==> job 5441: inputs <==
==> flow/design.v <==
module mult_unsigned #(
		parameter WIDTHA = 16,
		parameter WIDTHB = 24,
		parameter PIPELINE_DEPTH = 4
)
(
	input clk,rst,
	input [WIDTHA -1 :0] A,
	input [WIDTHB -1 :0] B,
	output [WIDTHA + WIDTHB - 1:0] result
);
reg [WIDTHA -1 :0] rA;
reg [WIDTHB -1 :0] rB;
reg [WIDTHA + WIDTHB - 1:0] M [PIPELINE_DEPTH-1:0];
integer i;
always @(posedge clk or posedge rst)
begin
	if (rst) begin
		rA <= 0;
		rB <= 0;
		for (i=0; i<PIPELINE_DEPTH; i=i+1)
		  M[i] <=0;
		end
	else
	begin
		rA <= A;
		rB <= B;
		M[0] <= rA * rB;
		for (i=0; i<PIPELINE_DEPTH-1; i=i+1)
			M[i+1] <= M[i];
	end
end
assign result = M[PIPELINE_DEPTH-1];
endmodule
==> flow/run.sh <==
#!/bin/bash
# the make line also repeats each setting of config.mk as NAME=value (left out here)
make -C /OpenROAD-flow-scripts/flow DESIGN_CONFIG=/design/flow/config.mk WORK_HOME=/design/flow/orfs CLKGATE_MAP_FILE= finish
==> flow/config.mk <==
export PLATFORM = sky130hd
export DESIGN_NAME = mult_unsigned
export DESIGN_NICKNAME = mult_unsigned
export VERILOG_FILES = /design/flow/design.v
export SDC_FILE = /design/flow/constraint.sdc
export NUM_CORES = 4
export LEC_CHECK = 0
export CAP_MARGIN = 20
export CELL_PAD_IN_SITES_GLOBAL_PLACEMENT = 3
export CORE_ASPECT_RATIO = 1.05
export CORE_MARGIN = 2
export CORE_UTILIZATION = 40
export MAX_ROUTING_LAYER = met4
export MIN_ROUTING_LAYER = met2
export PLACE_DENSITY_LB_ADDON = 0.13
export SLEW_MARGIN = 20
==> flow/constraint.sdc <==
create_clock -name core_clock -period 8.0 [get_ports {clk}]
set_input_delay 1.6000 -clock core_clock [delete_from_list [all_inputs] [get_ports {clk}]]
set_output_delay 1.6000 -clock core_clock [all_outputs]
set_load 0.01 [all_outputs]
==> inputs of job 9895, as changes to job 5441 <==
ABC_AREA = 1   (was unset)
CELL_PAD_IN_SITES_GLOBAL_PLACEMENT = unset   (was 3)
CORE_ASPECT_RATIO = unset   (was 1.05)
CORE_UTILIZATION = 72   (was 40)
MAX_ROUTING_LAYER = unset   (was met4)
MIN_ROUTING_LAYER = unset   (was met2)
PLACE_DENSITY_LB_ADDON = unset   (was 0.13)
TNS_END_PERCENT = 100   (was unset)
==> flow/constraint.sdc (replaced) <==
create_clock -name core_clock -period 5.59 [get_ports {clk}]
set_input_delay 1.1180 -clock core_clock [delete_from_list [all_inputs] [get_ports {clk}]]
set_output_delay 1.1180 -clock core_clock [all_outputs]
set_load 0.01 [all_outputs]
==> notes <==
Against job 9895, the via count of job 5441 is larger by about 4%.
Synthesized area: job 9895 is larger than job 5441 (about 5%).
Between job 5441 and job 9895, the lower cell count is in job 5441 (gap about 12%, measured against job 9895).
Between job 9895 and job 5441, the lower register-to-register slack is in job 9895 (gap 1.1 ns).
Design area: job 5441 is lower than job 9895 (8.3%).
Count of clock-buffer cells in the layout is the same in job 5441 and job 9895.
Of job 5441 and job 9895, job 5441 has the higher clock skew (gap 0.0086 ns).
In job 5441 the sequential share of layout area is higher than in job 9895, by 2.0 points.
Against job 5441, the non-clock buffer count of job 9895 is higher by 112.
Flip-flop count is the same in job 9895 and job 5441.
==> figures <==
Area occupied by registers: job 9895 5040 µm²; job 5441 5000 µm²
Timing startpoint of the critical path: job 9895 rA[4]; job 5441 rA[7]
Gate Area: job 9895 11100 µm²; job 5441 10900 µm²
Number of library cell types mapped by synthesis: job 9895 23; job 5441 55
Post-synth seq share: job 9895 27.1%; job 5441 28.5%
Layout multi-input combinational cell count: job 9895 1185; job 5441 1036
Proportion of cell area occupied by multi-input gates: job 9895 52.0%; job 5441 56.2%
Length of routed wiring on met1: job 9895 16400 µm; job 5441 0 µm
Post-Synthesis Cell Area: job 9895 18400 µm²; job 5441 17500 µm²
Chip area estimate from yosys synthesis: job 9895 18400 µm²; job 5441 17500 µm²
Xor and xnor area share after synthesis: job 9895 1.04%; job 5441 1.80%
Final clock-cell share: job 9895 2.85%; job 5441 3.33%
CP max stage delay: job 9895 0.56 ns; job 5441 1.03 ns
Number of cells on the worst reg-to-reg path: job 9895 20; job 5441 19
Outcome: job 9895 finished clean; job 5441 finished clean
Fraction of standard cell area that is sequential: job 9895 23.7%; job 5441 25.7%
Post-route worst setup slack: job 9895 0.103 ns; job 5441 1.23 ns
Post-synthesis share of cell area spent on full adders, half adders and majority gates: job 9895 40.8%; job 5441 42.9%
Final setup skew: job 9895 0.0214 ns; job 5441 0.0300 ns
Met1 track utilization from global routing: job 9895 44.5%; job 5441 0%
Number of nets at floorplan: job 9895 2547; job 5441 2115

========
==> run a: inputs <==
// mult_unsigned: RTL as listed in full above, without the edits since
clock: 11.8 ns
lec_check: 0
abc_area: 1
cap_margin: 10
cell_pad_in_sites_global_placement: 0
core_margin: 10
core_utilization: 56
cts_cluster_diameter: 160
cts_cluster_size: 100
hold_slack_margin: 0.21
min_routing_layer: met1
place_density: 0.81
setup_slack_margin: 0.09
slew_margin: 10
tns_end_percent: 20
run.sh (not shown) runs the stock make flow with config.mk's settings and CLKGATE_MAP_FILE=.
==> run b (differences from run a) <==
- ABC_AREA: 1 -> 0
- CAP_MARGIN: 10 -> 20
- CORE_ASPECT_RATIO: unset -> 0.66
- CORE_MARGIN: 10 -> 5
- CORE_UTILIZATION: 56 -> 63
- CTS_CLUSTER_DIAMETER: 160 -> 374
- CTS_CLUSTER_SIZE: 100 -> 96
- HOLD_SLACK_MARGIN: 0.21 -> 0.15
- MAX_ROUTING_LAYER: unset -> met4
- PLACE_DENSITY: 0.81 -> 0.67
- TNS_END_PERCENT: 20 -> 80
==> run c (differences from run a) <==
- ABC_AREA: 1 -> unset
- CAP_MARGIN: 10 -> 20
- CORE_ASPECT_RATIO: unset -> 0.91
- CORE_MARGIN: 10 -> 2
- CORE_UTILIZATION: 56 -> 72
- CTS_CLUSTER_DIAMETER: 160 -> unset
- CTS_CLUSTER_SIZE: 100 -> 96
- HOLD_SLACK_MARGIN: 0.21 -> unset
- PLACE_DENSITY: 0.81 -> 0.67
- SETUP_SLACK_MARGIN: 0.09 -> 1.69
- TNS_END_PERCENT: 20 -> 50
==> flow/constraint.sdc (replaced) <==
create_clock -name core_clock -period 5.95 [get_ports {clk}]
set_input_delay 1.1900 -clock core_clock [delete_from_list [all_inputs] [get_ports {clk}]]
set_output_delay 1.1900 -clock core_clock [all_outputs]
set_load 0.01 [all_outputs]
==> run d (differences from run a) <==
- ABC_AREA: 1 -> unset
- CAP_MARGIN: 10 -> 0
- CORE_MARGIN: 10 -> 4
- CORE_UTILIZATION: 56 -> 25
- SETUP_SLACK_MARGIN: 0.09 -> -0.56
==> results <==
	run a	run b	run c	run d
Part of the cycle the worst path needs	0.513	0.555	1.01	0.555
Result of the run	no timing/DRC/antenna violations	no timing/DRC/antenna violations	failed layout checks	no timing/DRC/antenna violations
Layout check failures	-	-	negative setup slack	-
Worst-case reg-to-reg path depth	23	21	20	16
Area used by sequential logic in the layout	5000 sq um	5000 sq um	5040 sq um	5000 sq um
Detail Placement HPWL	32.8 mm	27.7 mm	30.3 mm	29.1 mm
GRT met2 Usage	0.383	0.396	0.646	0.182
Routed length on met3	2.79 mm	2.37 mm	3.80 mm	2.15 mm
Clock latency at the later pin of the worst-skew pair	0.46 ns	0.45 ns	0.46 ns	0.45 ns
Post-detailed-route wirelength per cell	16.3 um	17.7 um	21.6 um	14.0 um
Relative area change from synthesis to final layout	9.09%	8.93%	21.9%	13.3%
RSZ-0062 raised after global routing	no	no	yes	no
Worst Min Path Start	M[2][5]	M[2][31]	M[2][20]	M[1][26]
Yosys cell count	2087	1655	1655	1655
Count of distinct cell types in the synthesized netlist	23	55	55	55
Time the final worst path needs with I/O delays and setup	6.06 ns	6.55 ns	5.99 ns	6.55 ns
Adder-Cell Fraction of Synth Area	0.408	0.429	0.429	0.429
Setup TNS after final layout	0 ns	0 ns	-0.0384 ns	0 ns

========
==> quartz <==
RTL: the design.v shown in full above, as it stands there.
Settings: LEC_CHECK=0, CAP_MARGIN=20, CELL_PAD_IN_SITES_GLOBAL_PLACEMENT=0, CORE_MARGIN=10, CORE_UTILIZATION=59, CTS_CLUSTER_SIZE=96, HOLD_SLACK_MARGIN=0.21, MIN_ROUTING_LAYER=met2, PLACE_DENSITY=0.67, SETUP_SLACK_MARGIN=0.09, SLEW_MARGIN=10, TNS_END_PERCENT=50; clock period 11.8 ns.
==> lagoon: changes against quartz <==
CELL_PAD_IN_SITES_GLOBAL_PLACEMENT = unset   (was 0)
CORE_MARGIN = 2   (was 10)
CORE_UTILIZATION = 24   (was 59)
CTS_CLUSTER_SIZE = unset   (was 96)
HOLD_SLACK_MARGIN = unset   (was 0.21)
MIN_ROUTING_LAYER = unset   (was met2)
PLACE_DENSITY = unset   (was 0.67)
SETUP_SLACK_MARGIN = unset   (was 0.09)
SLEW_MARGIN = 20   (was 10)
TNS_END_PERCENT = unset   (was 50)
==> flow/constraint.sdc (replaced) <==
create_clock -name core_clock -period 6.61 [get_ports {clk}]
set_input_delay 1.3220 -clock core_clock [delete_from_list [all_inputs] [get_ports {clk}]]
set_output_delay 1.3220 -clock core_clock [all_outputs]
set_load 0.01 [all_outputs]
==> results.json <==
{
  "status": "finished clean",
  "period_used_share": 0.949,
  "r2r-start": "rA[11]",
  "routed_wl_um": 38200,
  "routabilityCongestion": 0.869,
  "post_drt_wl_per_cell_um": 14.2,
  "worstSetupStartpoint": "rA[11]",
  "core_area_um2": 72700
}
the above is filed under lagoon

==> results.json <==
{
  "routabilityCongestion": 0.940,
  "drv_cap": 0,
  "cts_resized": 0,
  "nonClkBufAreaFrac": 0.0440,
  "core_area_um2": 29500,
  "status": "finished clean",
  "worstSetupStartpoint": "rA[7]",
  "r2r-start": "rA[7]",
  "period_used_share": 0.575,
  "routed_wl_um": 38400,
  "post_drt_wl_per_cell_um": 18.3
}
the above is filed under quartz

